run 1:
==> flow/design.v <==
module booth_sel(
  input [2:0] src,
  output [3:0] sel
);
wire y_add,y,y_sub;
wire sel_negative,sel_double_negative,sel_positive,sel_double_positive;
assign {y_add,y,y_sub} = src;
assign sel_negative =  y_add & (y & ~y_sub | ~y & y_sub);
assign sel_positive = ~y_add & (y & ~y_sub | ~y & y_sub);
assign sel_double_negative =  y_add & ~y & ~y_sub;
assign sel_double_positive = ~y_add &  y &  y_sub;
assign sel={sel_negative,sel_positive,sel_double_negative,sel_double_positive};
endmodule
module booth_result_sel(
  input [3:0] sel,
  input [1:0] src,
  output      p 
);
wire x,x_sub;
wire sel_negative,sel_double_negative,sel_positive,sel_double_positive;
assign {sel_negative,sel_positive,sel_double_negative,sel_double_positive}=sel;
assign {x,x_sub} =src;
assign p = ~(~(sel_negative & ~x) & ~(sel_double_negative & ~x_sub) 
           & ~(sel_positive & x ) & ~(sel_double_positive &  x_sub));
endmodule
module booth_partial
#(
    parameter WIDTH = 34
)
(
  input [2*WIDTH-1:0]  x_src,
  input [2:0] y_src,
  output [2*WIDTH-1:0]   p_result,
  output                cout 
);
wire y_add,y,y_sub;
assign {y_add,y,y_sub} = y_src;
wire [3:0] sel;
wire sel_negative,sel_double_negative,sel_positive,sel_double_positive;
assign {sel_negative,sel_positive,sel_double_negative,sel_double_positive}=sel;
assign cout=sel_negative || sel_double_negative;
booth_sel booth_sel(
    .src    (y_src),
    .sel    (sel)
);
booth_result_sel partial0(.sel (sel), .src ({x_src[0],1'b0}), .p (p_result[0]));
genvar x;
generate for ( x =1;x<WIDTH*2;x=x+1) begin : gen_partial
    booth_result_sel partial(.sel (sel), .src (x_src[x:x-1]), .p (p_result[x]));
end endgenerate
endmodule
module switch_17x68bits(
   input [1155:0] part_group,
      output [1155:0] sw_group
);
wire [67:0] po16,po15,po14,po13,po12,po11,po10,po09,po08,po07,po06,po05,po04,po03,po02,po01,po00;
assign {po16,po15,po14,po13,po12,po11,po10,po09,po08,po07,po06,po05,po04,po03,po02,po01,po00} = part_group;
genvar x;
generate for ( x =0;x<68;x=x+1) begin : gen_switch
    assign sw_group[(x+1)*17-1:x*17] = {po16[x],po15[x],po14[x],po13[x],po12[x],po11[x],po10[x],po09[x],
                                     po08[x],po07[x],po06[x],po05[x],po04[x],po03[x],po02[x],po01[x],po00[x]};
end endgenerate
endmodule
module walloc_17bits(
    input [16:0] src_in,
    input [13:0]  cin,
    output [13:0] cout_group,
    output      cout,s
);
wire [13:0] c;
wire [4:0] first_s;
csa csa0 (.in (src_in[16:14]), .cout (c[4]), .s (first_s[4]) );
csa csa1 (.in (src_in[13:11]), .cout (c[3]), .s (first_s[3]) );
csa csa2 (.in (src_in[10:08]), .cout (c[2]), .s (first_s[2]) );
csa csa3 (.in (src_in[07:05]), .cout (c[1]), .s (first_s[1]) );
csa csa4 (.in (src_in[04:02]), .cout (c[0]), .s (first_s[0]) );
wire [3:0] secnod_s;
csa csa5 (.in ({first_s[4:2]}             ), .cout (c[8]), .s (secnod_s[3]));
csa csa6 (.in ({first_s[1:0],src_in[1]}   ), .cout (c[7]), .s (secnod_s[2]));
csa csa7 (.in ({src_in[0],cin[4:3]}       ), .cout (c[6]), .s (secnod_s[1]));
csa csa8 (.in ({cin[2:0]}                 ), .cout (c[5]), .s (secnod_s[0]));
wire [1:0] thrid_s;
csa csa9 (.in (secnod_s[3:1]          ), .cout (c[10]), .s (thrid_s[1]));
csa csaA (.in ({secnod_s[0],cin[6:5]} ), .cout (c[09]), .s (thrid_s[0]));
wire [1:0] fourth_s;
csa csaB (.in ({thrid_s[1:0],cin[10]} ),  .cout (c[12]), .s (fourth_s[1]));
csa csaC (.in ({cin[9:7]             }),  .cout (c[11]), .s (fourth_s[0]));
wire fifth_s;
csa csaD (.in ({fourth_s[1:0],cin[11]}),  .cout (c[13]), .s (fifth_s));
csa csaE (.in ({fifth_s,cin[13:12]}   ),  .cout (cout),  .s  (s));
assign cout_group = c;
endmodule
module csa(
  input [2:0] in,
  output cout,s
);
wire a,b,cin;
assign a=in[2];
assign b=in[1];
assign cin=in[0];
assign s = a ^ b ^ cin;
assign cout = a & b | b & cin | a & cin;
endmodule
module booth_walloc# (parameter COMPUTER_WIDTH=32,parameter WIDTH =COMPUTER_WIDTH+2)
(
  input               clk           ,
  input               reset         ,
  input  [COMPUTER_WIDTH:0] src1,
  input  [COMPUTER_WIDTH:0] src2,
  input         in_valid,
  output reg    in_ready,
  output reg    out_valid,
  output [COMPUTER_WIDTH*2-1:0] result
);
reg [WIDTH-1:0] multiplier;
reg [WIDTH*2-1:0] multiplicand;
reg first_doing;
wire ready_to_doing;
assign ready_to_doing = in_ready && in_valid;
always@(posedge clk ) begin
      if (reset ) begin
        in_ready <=1'b0;
      end
      else begin
        in_ready<=1'b1;
      end
      if (ready_to_doing) begin
        first_doing<=1'b1;
      end
      else begin
        first_doing <= 1'b0;
      end
      out_valid <= first_doing;
end
always @(posedge clk ) begin
  if (ready_to_doing) begin
    multiplicand <= {{WIDTH{src1[COMPUTER_WIDTH]}},src1};
    multiplier <= {src2[COMPUTER_WIDTH],src2};
  end
end
wire [1155:0] part_group;
wire [16:0]   part_cout;
booth_partial part0 (.x_src (multiplicand), .y_src({multiplier[1:0],1'b0}), 
                        .p_result (part_group[67:0]), .cout(part_cout[0]));
genvar x;
generate for ( x =1;x<17;x=x+1) begin : gen_walloc_partial
booth_partial part (
                    .x_src ({multiplicand[2*WIDTH-1-2*x:0],
                    {2*x{1'b0}}}), 
                    .y_src({multiplier[(x+1)*2-1:x*2-1]}), 
                    .p_result (part_group[(x+1)*68-1:x*68]), .cout(part_cout[x]));
end endgenerate
wire [1155:0] swo_group; 
switch_17x68bits switch (.part_group (part_group), .sw_group (swo_group));
wire [937:0] wt_cout; 
wire [66:0]  wt_c;
wire [67:0]  wt_s;
walloc_17bits walloc00 (.src_in (swo_group[16:0]), .cin({part_cout[13:0]}), 
                    .cout_group (wt_cout[13:0]),  .cout(wt_c[0]), .s (wt_s[0]));
genvar y;
generate for ( y =1;y<67;y=y+1) begin : gen_walloc
walloc_17bits walloc  (.src_in (swo_group[(y+1)*17-1:y*17]), .cin({wt_cout[y*14-1:(y-1)*14]}), 
                    .cout_group (wt_cout[(y+1)*14-1:y*14]),  .cout(wt_c[y]), .s (wt_s[y]));
end endgenerate
walloc_17bits walloc67(.src_in (swo_group[1155:1139]), .cin({wt_cout[937:924]}), 
                    .cout_group (),  .cout(), .s (wt_s[67]));
reg [67:0] wt_s_buf,wt_c_buf;
reg  part_next_highest_bit;
always@(posedge clk ) begin
  if (first_doing) begin
    wt_c_buf <= {wt_c,part_cout[14]};
    wt_s_buf <= {wt_s};
    part_next_highest_bit <= part_cout[15];
  end
end
wire [WIDTH*2-1:0] adder_a;
wire [WIDTH*2-1:0] adder_b;
wire              adder_cin;
wire [WIDTH*2-1:0] adder_result;
wire        adder_cout;
assign adder_a   = wt_c_buf;
assign adder_b   = wt_s_buf;
assign adder_cin = part_next_highest_bit;
assign {adder_cout, adder_result} = adder_a + adder_b + {{WIDTH*2-2{1'b0}},adder_cin};
assign result = adder_result[COMPUTER_WIDTH*2-1:0];
endmodule
Settings: LEC_CHECK=0, ABC_AREA=1, CAP_MARGIN=0, CORE_ASPECT_RATIO=0.72, CORE_MARGIN=2, CORE_UTILIZATION=72, CTS_CLUSTER_DIAMETER=190, CTS_CLUSTER_SIZE=14, HOLD_SLACK_MARGIN=0.27, SLEW_MARGIN=20; clock period 4.98 ns.
run.sh (not shown) runs the stock make flow with config.mk's settings and CLKGATE_MAP_FILE=.
Run 1 did not finish; a tool error ended it in global routing.
Relative to run 1, the following input files were edited for run 2:
- CTS_CLUSTER_SIZE now 62, was 14
- CORE_UTILIZATION now 52, was 72
- CORE_ASPECT_RATIO no longer set, was 0.72
- ABC_AREA no longer set, was 1
- HOLD_SLACK_MARGIN no longer set, was 0.27
- CTS_CLUSTER_DIAMETER no longer set, was 190
- CAP_MARGIN now 20, was 0
- the clock period (ns, I/O delays scaled along) now 6.75, was 4.98
Results
In summary, run 2 completed successfully, with a layout that passed the timing, DRC and antenna checks. Between run 1 and run 2, the difference in sequential share of the synthesized area is negligible. The total cell area reported by yosys after synthesis in run 2 sits 0.71% above the value recorded for run 1. Horizontal die size: run 1 vs run 2 — no meaningful difference. Higher post-cts repair resize count goes to run 1 over run 2. Changes observed in run 2 relative to run 1: total of flip-flops plus latches after synthesis ~0 delta; number of standard cells after synthesis -12%; area of the mapped netlist +300 sq um; pre-placement core utilization -21 points.
Here is what was changed in the inputs of run 3 compared with run 2.
- setting TNS_END_PERCENT to 10 for the first time
- changing CTS_CLUSTER_SIZE from 62 to 99
- setting CTS_CLUSTER_DIAMETER to 299 for the first time
- changing CORE_UTILIZATION from 52 to 68
- changing the clock period (ns, I/O delays scaled along) from 6.75 to 4.59
Notes after the runs:
Run 3 finished all stages; layout check result: FAIL, due to negative setup slack. Run 2 has a lower switching part of the total than run 3. Row clock skew: run 3 higher / run 2 lower. The global routing met1 resource utilization of run 3 is higher than that of run 2. In terms of flip-flop count, run 2 and run 3 differ only marginally. HPWL after detailed placement: lower on run 2. Run 3: number of fill cells in the layout lower than run 2.

// booth_walloc: RTL as listed in full above, without the edits since
export LEC_CHECK = 0
export ABC_AREA = 1
export CAP_MARGIN = 20
export CORE_ASPECT_RATIO = 1.64
export CORE_MARGIN = 2
export CORE_UTILIZATION = 72
export CTS_CLUSTER_DIAMETER = 346
export CTS_CLUSTER_SIZE = 37
export GPL_ROUTABILITY_DRIVEN = 0
export MAX_ROUTING_LAYER = met5
export MIN_ROUTING_LAYER = met1
export PLACE_DENSITY_LB_ADDON = 0.27
export SETUP_SLACK_MARGIN = 1.07
export SLEW_MARGIN = 20
export TNS_END_PERCENT = 5
create_clock -name core_clock -period 3.89 [get_ports {clk}]
The starting point failed in global routing (5_1_grt) (GRT-0116).
Then changed:
- CORE_ASPECT_RATIO: 1.64 -> 1.02
- PLACE_DENSITY: unset -> 0.65
- PLACE_DENSITY_LB_ADDON: 0.27 -> unset
- SETUP_SLACK_MARGIN: 1.07 -> unset
The changed run aborted during global routing (5_1_grt) (GRT-0116).
Die area is about the same.
Synthesized cell count does not change.
Synthesized area is unchanged.
Then changed:
- ABC_AREA: 1 -> unset
- CORE_ASPECT_RATIO: 1.02 -> unset
- CORE_UTILIZATION: 72 -> 40
- CTS_CLUSTER_DIAMETER: 346 -> unset
- CTS_CLUSTER_SIZE: 37 -> unset
- GPL_ROUTABILITY_DRIVEN: 0 -> unset
- MAX_ROUTING_LAYER: met5 -> unset
- MIN_ROUTING_LAYER: met1 -> unset
- PLACE_DENSITY: 0.65 -> unset
- TNS_END_PERCENT: 5 -> unset
- clock period: 3.89 -> 6.67 ns (I/O delays scaled with it)
This time the run completed with no timing, DRC or antenna violations; synthesized area went up by 0.71%; die area grows by about 80%; synthesized cell count goes down by 12%.
Then changed:
- CORE_UTILIZATION: 40 -> 56
- CTS_CLUSTER_DIAMETER: unset -> 378
- CTS_CLUSTER_SIZE: unset -> 62
- clock period: 6.67 -> 6.4 ns (I/O delays scaled with it)
Power rises by a few percent.
Routed wire length decreases by a few percent.
Setup slack got worse by 24 ps.
Then changed:
- CORE_UTILIZATION: 56 -> 70
- CTS_CLUSTER_DIAMETER: 378 -> unset
- CTS_CLUSTER_SIZE: 62 -> 37
- SETUP_SLACK_MARGIN: unset -> 0.27
- clock period: 6.4 -> 5.07 ns (I/O delays scaled with it)
Result:
- With this change the flow produced a layout that fails on negative setup slack
- cell area climbs by roughly a tenth
- area after synthesis stays the same
- cell count went up slightly
- wire length is higher by a little under a tenth
- hold slack improves by 77 ps
- count of clock-buffer cells in the layout does not change
- total power grows by a quarter to a third
- setup slack loses 360 ps
Then changed:
- CORE_UTILIZATION: 70 -> 59
- CTS_CLUSTER_SIZE: 37 -> unset
- SETUP_SLACK_MARGIN: 0.27 -> 1.31
Outcome:
- The new run finished with negative setup slack left
- setup slack improves by 72 ps
- critical path depth shrinks by 3
- non-clock buffer count grows by 103
- routed wire length grows by a few percent
- total power grows slightly
- register-to-register slack improves by 70 ps
- sequential power stays flat
- synthesized area does not change
No activity file was given, so power comes from the tool's default toggle rates.
